==> flow/design.v (excerpt) <==
module non_restoring_divider #(
    parameter DATA_WIDTH = 32
) (
    input  logic                    clk_i,
    input  logic                    clk_en_i,
    input  logic                    rst_n_i,
    input  logic [DATA_WIDTH - 1:0] dividend_i,
    input  logic [DATA_WIDTH - 1:0] divisor_i,
    input  logic                    data_valid_i,
    output logic [DATA_WIDTH - 1:0] quotient_o,
    output logic [DATA_WIDTH - 1:0] remainder_o,
    output logic                    divide_by_zero_o,
    output logic                    data_valid_o,
    output logic                    idle_o
);
Size in the first run: about 930 cells after synthesis, ~110 flip-flops, about 140 I/O pins, about 8700 um^2 of cells after synthesis.
clock: 6.0 ns
lec_check: 0
cap_margin: 20
core_aspect_ratio: 1.43
core_margin: 2
core_utilization: 40
cts_cluster_diameter: 275
cts_cluster_size: 98
slew_margin: 20
tns_end_percent: 90
run.sh (not shown) runs the stock make flow with config.mk's settings and CLKGATE_MAP_FILE=.
The first run finished clean.
Edit:
CORE_ASPECT_RATIO = default   (was 1.43)
CORE_UTILIZATION = 58   (was 40)
CTS_CLUSTER_DIAMETER = default   (was 275)
CTS_CLUSTER_SIZE = default   (was 98)
TNS_END_PERCENT = default   (was 90)
clock period = 5.24 ns   (was 6.0 ns; I/O delays follow)
Effect: Hold slack gets better by 0.026 ns; utilization went up by 22 points; clock skew hardly moves; clock power went up by about 9%.
Edit:
CELL_PAD_IN_SITES_DETAIL_PLACEMENT = 2   (was default)
CORE_UTILIZATION = 64   (was 58)
clock period = 6.0 ns   (was 5.24 ns; I/O delays follow)
- This time the run failed in detailed placement, error DPL-0033
- synthesized area does not change
- die area is lower by 9.1%
- synthesized cell count stays the same
Edit:
CELL_PAD_IN_SITES_DETAIL_PLACEMENT = default   (was 2)
CORE_UTILIZATION = 40   (was 64)
clock period = 5.24 ns   (was 6.0 ns; I/O delays follow)
Effect:
- Now the flow produced a clean layout
- area after synthesis does not change
- synthesized cell count stays the same
- die size is higher by well over a third
Edit:
CORE_UTILIZATION = 58   (was 40)
clock period = 3.69 ns   (was 5.24 ns; I/O delays follow)
This time the run produced a layout that fails on negative setup slack.
Clock skew hardly moves.
Final cell count grows by roughly a tenth.
Via count grows by well over a third.
Edit:
clock period = 4.19 ns   (was 3.69 ns; I/O delays follow)
What happened: The changed run produced a layout that fails on negative setup slack; synthesized area is unchanged; power shrinks by 27%; cell count shrinks by 11%.

The RTL this note starts from:
==> flow/design.v <==
module non_restoring_divider #(
    parameter DATA_WIDTH = 32
) (
    input  logic                    clk_i,
    input  logic                    clk_en_i,
    input  logic                    rst_n_i,
    input  logic [DATA_WIDTH - 1:0] dividend_i,
    input  logic [DATA_WIDTH - 1:0] divisor_i,
    input  logic                    data_valid_i,
    output logic [DATA_WIDTH - 1:0] quotient_o,
    output logic [DATA_WIDTH - 1:0] remainder_o,
    output logic                    divide_by_zero_o,
    output logic                    data_valid_o,
    output logic                    idle_o
);
    localparam COUNTER_WIDTH = $clog2(DATA_WIDTH);
    typedef enum logic [1:0] {IDLE, DIVIDE, RESTORE} fsm_state_t;
    typedef struct packed {
        logic                    rem_sign;
        logic [DATA_WIDTH - 1:0] remainder;
        logic [DATA_WIDTH - 1:0] quotient;
    } result_t;
    fsm_state_t state_CRT, state_NXT;
        always_ff @(posedge clk_i) begin : state_register
            if (!rst_n_i) begin
                state_CRT <= IDLE;
            end else if (clk_en_i) begin
                state_CRT <= state_NXT;
            end
        end : state_register
    result_t partial_CRT, partial_NXT;
    logic [DATA_WIDTH - 1:0] divisor_CRT, divisor_NXT;
        always_ff @(posedge clk_i) begin : datapath_register
            if (clk_en_i) begin
                partial_CRT <= partial_NXT;
                divisor_CRT <= divisor_NXT;
            end
        end : datapath_register
    logic [COUNTER_WIDTH - 1:0] iter_count_CRT, iter_count_NXT;
        always_ff @(posedge clk_i) begin : counter 
            if (clk_en_i) begin
                iter_count_CRT <= iter_count_NXT;
            end
        end : counter 
    logic divide_by_zero_CRT, divide_by_zero_NXT;
        always_ff @(posedge clk_i) begin : status_register
            if (!rst_n_i) begin
                divide_by_zero_CRT <= 1'b0;
            end else if (clk_en_i) begin
                divide_by_zero_CRT <= divide_by_zero_NXT;
            end
        end : status_register
    result_t pair_shifted;
        always_comb begin : fsm_logic 
            divide_by_zero_NXT = divide_by_zero_CRT;
            iter_count_NXT = iter_count_CRT;
            partial_NXT = partial_CRT;
            divisor_NXT = divisor_CRT;
            state_NXT = state_CRT;
            pair_shifted = 'b0;
            remainder_o = partial_CRT.remainder;
            data_valid_o = 1'b0;
            idle_o = 1'b0;
            case (state_CRT) 
                IDLE: begin 
                    if (data_valid_i) begin
                        state_NXT = DIVIDE;
                    end
                    divide_by_zero_NXT = (divisor_i == '0);
                    partial_NXT.rem_sign = 1'b0;
                    partial_NXT.quotient = dividend_i;
                    partial_NXT.remainder = '0;
                    divisor_NXT = divisor_i;
                    iter_count_NXT = '0;
                    idle_o = 1'b1;
                end
                DIVIDE: begin
                    state_NXT = (iter_count_CRT == (DATA_WIDTH - 1)) ? RESTORE : state_CRT;
                    iter_count_NXT = iter_count_CRT + 1;
                    pair_shifted = partial_CRT << 1; 
                    if (partial_CRT.rem_sign) begin
                        {partial_NXT.rem_sign, partial_NXT.remainder} = {pair_shifted.rem_sign, pair_shifted.remainder} + divisor_CRT;
                    end else begin
                        {partial_NXT.rem_sign, partial_NXT.remainder} = {pair_shifted.rem_sign, pair_shifted.remainder} - divisor_CRT;
                    end
                    partial_NXT.quotient = {pair_shifted.quotient[DATA_WIDTH - 1:1], !partial_NXT.rem_sign};
                end
                RESTORE: begin
                    state_NXT = IDLE;
                    data_valid_o = 1'b1;
                    idle_o = 1'b0;
                    if (partial_CRT.rem_sign) begin
                        {partial_NXT.rem_sign, partial_NXT.remainder} = {partial_CRT.rem_sign, partial_CRT.remainder} + divisor_CRT;
                    end
                    remainder_o = partial_NXT.remainder;
                end
            endcase
        end : fsm_logic
    assign quotient_o = partial_CRT.quotient;
    assign divide_by_zero_o = divide_by_zero_CRT;
endmodule
Settings: LEC_CHECK=0, CAP_MARGIN=30, CELL_PAD_IN_SITES_DETAIL_PLACEMENT=0, CORE_MARGIN=2, CORE_UTILIZATION=38, CTS_CLUSTER_DIAMETER=152, CTS_CLUSTER_SIZE=91, SETUP_SLACK_MARGIN=-0.47, SLEW_MARGIN=20, TNS_END_PERCENT=35; clock period 8.02 ns.
Rerun with:
==> flow/config.mk (replaced) <==
export PLATFORM = sky130hd
export DESIGN_NAME = non_restoring_divider
export DESIGN_NICKNAME = non_restoring_divider
export VERILOG_FILES = /design/flow/design.v
export SDC_FILE = /design/flow/constraint.sdc
export NUM_CORES = 4
export LEC_CHECK = 0
export CAP_MARGIN = 20
export CORE_MARGIN = 2
export CORE_UTILIZATION = 58
export SLEW_MARGIN = 20
==> flow/constraint.sdc (replaced) <==
create_clock -name core_clock -period 3.82 [get_ports {clk_i}]
set_input_delay 0.7640 -clock core_clock [delete_from_list [all_inputs] [get_ports {clk_i}]]
set_output_delay 0.7640 -clock core_clock [all_outputs]
set_load 0.01 [all_outputs]
This time the run finished but failed the layout checks on setup timing.
Synthesized cell count does not change.
Sequential share of layout area drops by 6.1 points.
Worst hold slack improved by 65 ps.
Non-clock buffer count grows by 238.
Core utilization increases by 44 points.
Total power rises to 2.7 times its value.
Rerun with:
--- a/flow/config.mk
+++ b/flow/config.mk
@@ -9,3 +9,5 @@
 export CORE_MARGIN = 2
-export CORE_UTILIZATION = 58
+export CORE_UTILIZATION = 68
+export CTS_CLUSTER_SIZE = 36
+export HOLD_SLACK_MARGIN = -0.04
 export SLEW_MARGIN = 20
==> flow/constraint.sdc (replaced) <==
create_clock -name core_clock -period 4.19 [get_ports {clk_i}]
set_input_delay 0.8380 -clock core_clock [delete_from_list [all_inputs] [get_ports {clk_i}]]
set_output_delay 0.8380 -clock core_clock [all_outputs]
set_load 0.01 [all_outputs]
Result: The new run finished with setup timing left. Routed wire length shrinks by roughly a tenth. First-iteration DRC count rises by roughly a tenth. Fmax decreases by a few percent. Die size came out lower by about a fifth. Synthesized cell count does not change. Final area decreases by roughly a tenth. Via count goes down by a few percent. Hold slack loses 54 ps. Global-route usage rose by 3.0 points. Non-clock buffer count drops by 162. Cell count is lower by roughly a tenth.
Rerun with:
--- a/flow/config.mk
+++ b/flow/config.mk
@@ -10,2 +10,3 @@
 export CORE_UTILIZATION = 68
+export CTS_CLUSTER_DIAMETER = 28
 export CTS_CLUSTER_SIZE = 36
@@ -13 +14,2 @@
 export SLEW_MARGIN = 20
+export TNS_END_PERCENT = 55
==> flow/constraint.sdc (replaced) <==
create_clock -name core_clock -period 3.8 [get_ports {clk_i}]
set_input_delay 0.7600 -clock core_clock [delete_from_list [all_inputs] [get_ports {clk_i}]]
set_output_delay 0.7600 -clock core_clock [all_outputs]
set_load 0.01 [all_outputs]
=> With this change the flow never finished: it broke off in clock tree synthesis (4_1_cts). Synthesized cell count does not change. Die area is unchanged. Area after synthesis is unchanged.
Rerun with:
--- a/flow/config.mk
+++ b/flow/config.mk
@@ -13,2 +13,3 @@
 export HOLD_SLACK_MARGIN = -0.04
+export MAX_ROUTING_LAYER = met4
 export SLEW_MARGIN = 20
==> flow/constraint.sdc (replaced) <==
create_clock -name core_clock -period 4.19 [get_ports {clk_i}]
set_input_delay 0.8380 -clock core_clock [delete_from_list [all_inputs] [get_ports {clk_i}]]
set_output_delay 0.8380 -clock core_clock [all_outputs]
set_load 0.01 [all_outputs]
This time the run reached the layout checks and failed them: setup timing; die size stays the same; synthesized area is unchanged; synthesized cell count stays the same.
Rerun with:
--- a/flow/config.mk
+++ b/flow/config.mk
@@ -9,8 +9,3 @@
 export CORE_MARGIN = 2
-export CORE_UTILIZATION = 68
-export CTS_CLUSTER_DIAMETER = 28
-export CTS_CLUSTER_SIZE = 36
-export HOLD_SLACK_MARGIN = -0.04
-export MAX_ROUTING_LAYER = met4
+export CORE_UTILIZATION = 52
 export SLEW_MARGIN = 20
-export TNS_END_PERCENT = 55
==> flow/constraint.sdc (replaced) <==
create_clock -name core_clock -period 4.58 [get_ports {clk_i}]
set_input_delay 0.9160 -clock core_clock [delete_from_list [all_inputs] [get_ports {clk_i}]]
set_output_delay 0.9160 -clock core_clock [all_outputs]
set_load 0.01 [all_outputs]
Effect: This time the run produced a clean layout. Synthesized cell count stays the same. Worst hold slack gets worse by 47 ps. Die size increases by 30%. Critical path depth decreases by 1. Cell area decreases by 5.9%. Sequential share of layout area increases by 1.7 points. Core utilization decreases by 25 points. Via count decreases by 19%.

Starts from the design.v that is shown in full above.
export LEC_CHECK = 0
export CAP_MARGIN = 20
export CELL_PAD_IN_SITES_GLOBAL_PLACEMENT = 2
export CORE_ASPECT_RATIO = 0.5
export CORE_MARGIN = 2
export CORE_UTILIZATION = 40
export CTS_CLUSTER_DIAMETER = 275
export CTS_CLUSTER_SIZE = 97
export GPL_ROUTABILITY_DRIVEN = 0
export SETUP_SLACK_MARGIN = -0.11
export SLEW_MARGIN = 20
export TNS_END_PERCENT = 15
create_clock -name core_clock -period 6.0 [get_ports {clk_i}]
Rerun with:
Settings changed: CELL_PAD_IN_SITES_GLOBAL_PLACEMENT 2 to default, CORE_UTILIZATION 40 to 59, GPL_ROUTABILITY_DRIVEN 0 to default, SETUP_SLACK_MARGIN -0.11 to 0.7.
First-iteration DRC count grows by 26%.
Wire length shrinks by 10%.
Die size shrinks by 31%.

== oak ==
Starts from the design.v that is shown in full above.
==> flow/config.mk <==
export PLATFORM = sky130hd
export DESIGN_NAME = non_restoring_divider
export DESIGN_NICKNAME = non_restoring_divider
export VERILOG_FILES = /design/flow/design.v
export SDC_FILE = /design/flow/constraint.sdc
export NUM_CORES = 4
export LEC_CHECK = 0
export ABC_AREA = 1
export CAP_MARGIN = 20
export CORE_MARGIN = 2
export CORE_UTILIZATION = 62
export CTS_CLUSTER_DIAMETER = 332
export CTS_CLUSTER_SIZE = 96
export PLACE_DENSITY = 0.38
export SLEW_MARGIN = 20
export TNS_END_PERCENT = 5
==> flow/constraint.sdc <==
create_clock -name core_clock -period 2.91 [get_ports {clk_i}]
set_input_delay 0.5820 -clock core_clock [delete_from_list [all_inputs] [get_ports {clk_i}]]
set_output_delay 0.5820 -clock core_clock [all_outputs]
set_load 0.01 [all_outputs]
The flow ended early for oak: it failed with a tool error in global routing.
Input changes introduced in pine (baseline for comparison: oak):
- removing PLACE_DENSITY (formerly 0.38)
- setting CORE_ASPECT_RATIO to 0.7 for the first time
Of pine and oak, not a single run came through the flow clean. pine | ERROR | global routing. The total placed instance area number comes out lower for oak vs pine. On post-synthesis net count, oak tracks pine almost exactly. Looking at pine and oak, the core outline area is a wash. oak has lower post-cts gate resize count than pine. From oak to pine the numbers moved as follows: share of synthesized cell area in full adder, half adder and majority cells essentially unchanged, final estimated routing congestion in global placement saw an increase, placement row count shows a reduction of 17%, die boundary width rose 19%.
What birch does differently from pine at the input level:
- clearing CORE_ASPECT_RATIO, which used to be 0.7
- swapping 62 for 69 in CORE_UTILIZATION
- swapping 2.91 for 3.79 in the clock period (ns, I/O delays scaled along)
--- outcome ---
Going from pine to birch, the total die area was found to have gone down by 9.9%. To summarise birch: no stage aborted, but the layout did not pass its checks, failing on setup timing. Going from pine to birch, flip-flop and latch count after synthesis level; number of buffers added on ports saw little to no change; sum of net half-perimeters after detailed placement went down 13%; yosys synthesis chip area roughly the same. Row count (higher): birch.
diff inputs: birch => maple
- removing ABC_AREA (formerly 1)
- removing CTS_CLUSTER_DIAMETER (formerly 332)
- setting SETUP_SLACK_MARGIN to 1.3 for the first time
- changing CORE_UTILIZATION from 69 to 62
- removing CTS_CLUSTER_SIZE (formerly 96)
- changing TNS_END_PERCENT from 5 to 10
- changing the clock period (ns, I/O delays scaled along) from 3.79 to 4.58
maple: flow completed, timing, DRC and antenna clean
[maple vs birch] data arrival time of the critical path: higher in maple
Diff birch -> maple | area of the mapped netlist | down by more than 10%
Post-cts repair resize count for maple: 83 up relative to birch
Looking at sequential share of layout area across birch and maple, the one that comes out lower is birch.
Max required time at the worst-slack endpoint across birch and maple: maple
Against birch, maple comes in 6.8 points higher on sequential share of the synthesized area.
Between birch and maple, the final weighted congestion of routability-driven global placement is lower for maple.
Clock share of power on maple is down relative to birch.
NOTE: slew at the pin closest to its max-slew limit in maple exceeds that of birch

RTL: the design.v shown in full above, as it stands there.
clock: 6.55 ns
lec_check: 0
cap_margin: 0
cell_pad_in_sites_detail_placement: 0
cell_pad_in_sites_global_placement: 1
core_aspect_ratio: 0.5
core_margin: 2
core_utilization: 56
cts_cluster_diameter: 356
cts_cluster_size: 98
gpl_routability_driven: 0
gpl_timing_driven: 1
place_density: 0.36
setup_slack_margin: -0.63
slew_margin: 20
tns_end_percent: 10
The first run went through all stages and came out clean.
Then changed:
CAP_MARGIN = 20   (was 0)
CELL_PAD_IN_SITES_DETAIL_PLACEMENT = default   (was 0)
CELL_PAD_IN_SITES_GLOBAL_PLACEMENT = default   (was 1)
CORE_ASPECT_RATIO = default   (was 0.5)
CORE_UTILIZATION = 40   (was 56)
CTS_CLUSTER_DIAMETER = default   (was 356)
CTS_CLUSTER_SIZE = default   (was 98)
GPL_ROUTABILITY_DRIVEN = default   (was 0)
GPL_TIMING_DRIVEN = default   (was 1)
PLACE_DENSITY = default   (was 0.36)
SETUP_SLACK_MARGIN = default   (was -0.63)
TNS_END_PERCENT = default   (was 10)
clock period = 6.0 ns   (was 6.55 ns; I/O delays follow)
The changed run completed without violations.
Worst hold slack is about the same.
Flip-flop count is unchanged.
Wire length climbs by 0.90%.
Via count drops by 2.6%.
Worst setup slack is worse by 0.40 ns.
Synthesized cell count stays the same.
Then changed:
CORE_ASPECT_RATIO = 0.5   (was default)
CORE_UTILIZATION = 58   (was 40)
CTS_CLUSTER_DIAMETER = 275   (was default)
CTS_CLUSTER_SIZE = 98   (was default)
SETUP_SLACK_MARGIN = -0.27   (was default)
TNS_END_PERCENT = 15   (was default)
Result: Clock power is lower by 4.4%; non-clock buffer count is unchanged; setup slack improves by 0.016 ns; core utilization is higher by 22 points; cell count is lower by 6.0%; sequential power stays flat; count of clock-buffer cells in the layout does not change.
Then changed:
CAP_MARGIN = 30   (was 20)
CELL_PAD_IN_SITES_DETAIL_PLACEMENT = 1   (was default)
CORE_ASPECT_RATIO = default   (was 0.5)
CORE_UTILIZATION = 38   (was 58)
CTS_CLUSTER_DIAMETER = default   (was 275)
CTS_CLUSTER_SIZE = 60   (was 98)
HOLD_SLACK_MARGIN = 0.25   (was default)
SETUP_SLACK_MARGIN = default   (was -0.27)
TNS_END_PERCENT = default   (was 15)
Outcome: Fmax is about the same. Design area climbs by 1.3%. Total power climbs by 2.5%. Global-route usage drops by 7.3 points. Die area climbs by 50%. Hold slack is about the same. Cell count climbs by about 7%. Clock power climbs by 6.5%. Setup slack barely changes. Via count climbs by about 0.7%. Wire length climbs by 16%.
Power is estimated from default activity; no workload was simulated.
